== run 1 ==
## SingleCycle_Top
module SingleCycle_Top
(
	input				CLK	,
	input				RST	,
	output [9:0]	IMEM_ADDR	,
	input	 [15:0]	IMEM_RDATA	,
	output [9:0]	DMEM_ADDR	,
	output [15:0]	DMEM_WDATA	,
	output			DMEM_WE		,
	input	 [15:0]	DMEM_RDATA
);
clock: 10.8 ns
lec_check: 0
abc_area: 1
cap_margin: 25
core_aspect_ratio: 1.81
core_margin: 8
core_utilization: 36
cts_cluster_diameter: 389
cts_cluster_size: 21
gpl_routability_driven: 0
gpl_timing_driven: 0
hold_slack_margin: 0.27
min_routing_layer: met2
place_density_lb_addon: 0.24
slew_margin: 25
tns_end_percent: 75
run.sh (not shown) runs the stock make flow with config.mk's settings and CLKGATE_MAP_FILE=.
Run 1: GRT-0116 in 5_1_grt -> run aborted
### run 1 -> run 2
Settings: GPL_TIMING_DRIVEN no longer set, was 0; MAX_ROUTING_LAYER now met4, previously not set; CORE_ASPECT_RATIO now 1.42, was 1.81; CTS_CLUSTER_DIAMETER now 88, was 389; CTS_CLUSTER_SIZE now 77, was 21; PLACE_DENSITY_LB_ADDON now 0.17, was 0.24; HOLD_SLACK_MARGIN no longer set, was 0.27; TNS_END_PERCENT no longer set, was 75; CORE_UTILIZATION now 24, was 36; MIN_ROUTING_LAYER no longer set, was met2; CELL_PAD_IN_SITES_GLOBAL_PLACEMENT now 2, previously not set; the clock period (ns, I/O delays scaled along) now 16.0, was 10.8.
[summary]
- Run 2 went all the way through the flow, and no timing, DRC or antenna check failed.
- Higher half-perimeter wire length of the detailed placement result among run 1 and run 2: run 1
- Floorplan die width in run 2 is 87 um above run 1.
- Overall chip area: lower on run 1
- The overall die height in run 2 is 1.08 times that in run 1.
- Run 2 -> run 1: post-synthesis instance total delta 0, exact match
- Diff run 1..run 2 | number of buffers inserted by hold repair at cts | unchanged
- NOTE site row count run 1->run 2 increased by a little under 10%
- Reported for run 1 and run 2, number of primary I/O pins turned out identical to the last digit.
- [run 2] maximum level of the CTS H-tree rose 1 relative to run 1
- Run 2 -> run 1: synthesized area delta 0, exact match
- In the flow results for run 1 and run 2, the count of cells resized by post-cts repair is smaller on run 2.
## Diff of input files: run 3 against run 2
Settings: a deleted CORE_ASPECT_RATIO that had been 1.42; a deleted CTS_CLUSTER_SIZE that had been 77; a change of CAP_MARGIN from 25 to 20; a change of CORE_UTILIZATION from 24 to 58; a deleted CELL_PAD_IN_SITES_GLOBAL_PLACEMENT that had been 2; a deleted MAX_ROUTING_LAYER that had been met4; a deleted PLACE_DENSITY_LB_ADDON that had been 0.17; an added TNS_END_PERCENT of 5; a change of CORE_MARGIN from 8 to 2; a deleted GPL_ROUTABILITY_DRIVEN that had been 0; a change of SLEW_MARGIN from 25 to 20; a deleted ABC_AREA that had been 1; a deleted CTS_CLUSTER_DIAMETER that had been 88; a change of the clock period (ns, I/O delays scaled along) from 16.0 to 11.0.
Results
- To summarise run 3: no stage aborted, but the layout did not pass its checks, failing on setup timing.
- Per the comparison of run 3 with run 2, wire length of the first global-routing pass lost about 13%; synthesized area climbed about 1.2%; utilization after layout went up by 44 points; total power rose 58%; post-CTS setup-driven buffer insertion count climbed 6.
--- input diff run 3..run 4 ---
Settings: CORE_UTILIZATION now 40, was 58; TNS_END_PERCENT no longer set, was 5; the clock period (ns, I/O delays scaled along) now 16.0, was 11.0.
[summary]
- Per the final summary, run 4 finished and its layout is clean on timing, DRC and antenna.
- Compared with run 3, run 4 shows a higher largest net degree at the start of global routing.
- Re internal portion of total power: run 4 and run 3 aren't equal, and the lower value belongs to run 4.
- The overall routing resource usage in run 4 sits 20 points below the value recorded for run 3.
- Run 4 against run 3: proportion of final cell area spent on non-clock buffers went down 7.6 points; overall via count from detail_route fell by 5078; met1 wire length up about 10%; filler cell count rose by about 90%.
- Highest fanout seen on the critical path: run 4 and run 3 compared, lower one is run 3
- | worst setup slack | run 4 vs run 3 | 1850 ps higher |
- When run 4 is measured against run 3, its average via count per standard cell turns out about 10% lower.
What run 5 does differently from run 4 at the input level:
Settings: a change of CORE_MARGIN from 2 to 3; an added PLACE_DENSITY_LB_ADDON of 0.17; an added CORE_ASPECT_RATIO of 1.42; an added CELL_PAD_IN_SITES_GLOBAL_PLACEMENT of 2; an added ABC_AREA of 1; an added GPL_ROUTABILITY_DRIVEN of 0; an added CTS_CLUSTER_DIAMETER of 88; a change of CORE_UTILIZATION from 40 to 24; an added MAX_ROUTING_LAYER of met4.
Results
Run 5: number of filler instances in the final layout is 83% higher than what run 4 reported.
Against run 4, run 5 reports a number of global-route vias before repair that is higher.
Run 5 has more setup slack than run 4.
Cell count after placement: run 5 > run 4
Comparing run 5 and run 4, the lower detailed-routing iteration count for the pre-antenna-repair pass was measured on run 5.
Compared with run 4, run 5 shows a part of the total power dissipated in the clock network that is 1.4 points higher.
Of run 5 and run 4, the run reporting the lower fraction of the core area occupied by cells at floorplan was run 5.
Between run 5 and run 4, total power is lower for run 4, run 5 comes in above that.
Going from run 4 to run 5, mean routed wirelength per cell shrank by a little under 10%.
Taking run 4 as the reference, in run 5 chip area saw an increase; combinational share of cell area has decreased.

---

Starting RTL as in the previous note.
Design SingleCycle_Top, start of the top module:
module SingleCycle_Top
(
	input				CLK	,
	input				RST	,
	output [9:0]	IMEM_ADDR	,
	input	 [15:0]	IMEM_RDATA	,
	output [9:0]	DMEM_ADDR	,
	output [15:0]	DMEM_WDATA	,
	output			DMEM_WE		,
	input	 [15:0]	DMEM_RDATA
);
clock: 11.6 ns
lec_check: 0
abc_area: 1
cap_margin: 10
core_aspect_ratio: 1.73
core_margin: 2
core_utilization: 72
cts_cluster_diameter: 44
cts_cluster_size: 17
hold_slack_margin: 0.29
max_routing_layer: met4
place_density: 0.68
setup_slack_margin: 2.98
slew_margin: 5
tns_end_percent: 5
The baseline failed in global routing (5_1_grt).
==> next run, changes <==
CAP_MARGIN = 20   (was 10)
CORE_ASPECT_RATIO = default   (was 1.73)
CTS_CLUSTER_DIAMETER = default   (was 44)
CTS_CLUSTER_SIZE = default   (was 17)
HOLD_SLACK_MARGIN = default   (was 0.29)
MAX_ROUTING_LAYER = default   (was met4)
PLACE_DENSITY = default   (was 0.68)
SETUP_SLACK_MARGIN = default   (was 2.98)
SLEW_MARGIN = 20   (was 5)
TNS_END_PERCENT = default   (was 5)
clock period = 3.42 ns   (was 11.6 ns; I/O delays follow)
Result:
- With this change the flow never finished: it broke off in clock tree synthesis (4_1_cts) with DPL-0038
- synthesized area stays the same
- die area hardly moves
- synthesized cell count does not change
==> next run, changes <==
ABC_AREA = default   (was 1)
CORE_UTILIZATION = 58   (was 72)
CTS_CLUSTER_DIAMETER = 209   (was default)
SETUP_SLACK_MARGIN = 3.4   (was default)
TNS_END_PERCENT = 15   (was default)
clock period = 11.8 ns   (was 3.42 ns; I/O delays follow)
The changed run never finished: it broke off in global routing (5_1_grt).
Die size grows by 25%.
Area after synthesis grows by about 1.2%.
Synthesized cell count shrinks by 15%.
==> next run, changes <==
ABC_AREA = 1   (was default)
CTS_CLUSTER_DIAMETER = default   (was 209)
SETUP_SLACK_MARGIN = default   (was 3.4)
TNS_END_PERCENT = default   (was 15)
clock period = 10.0 ns   (was 11.8 ns; I/O delays follow)
Now the flow finished but fails on negative setup slack.
Die area goes down by 1.2%.
Synthesized area goes down by about 1.2%.
Synthesized cell count goes up by 17%.
No activity file was given, so power comes from the tool's default toggle rates.
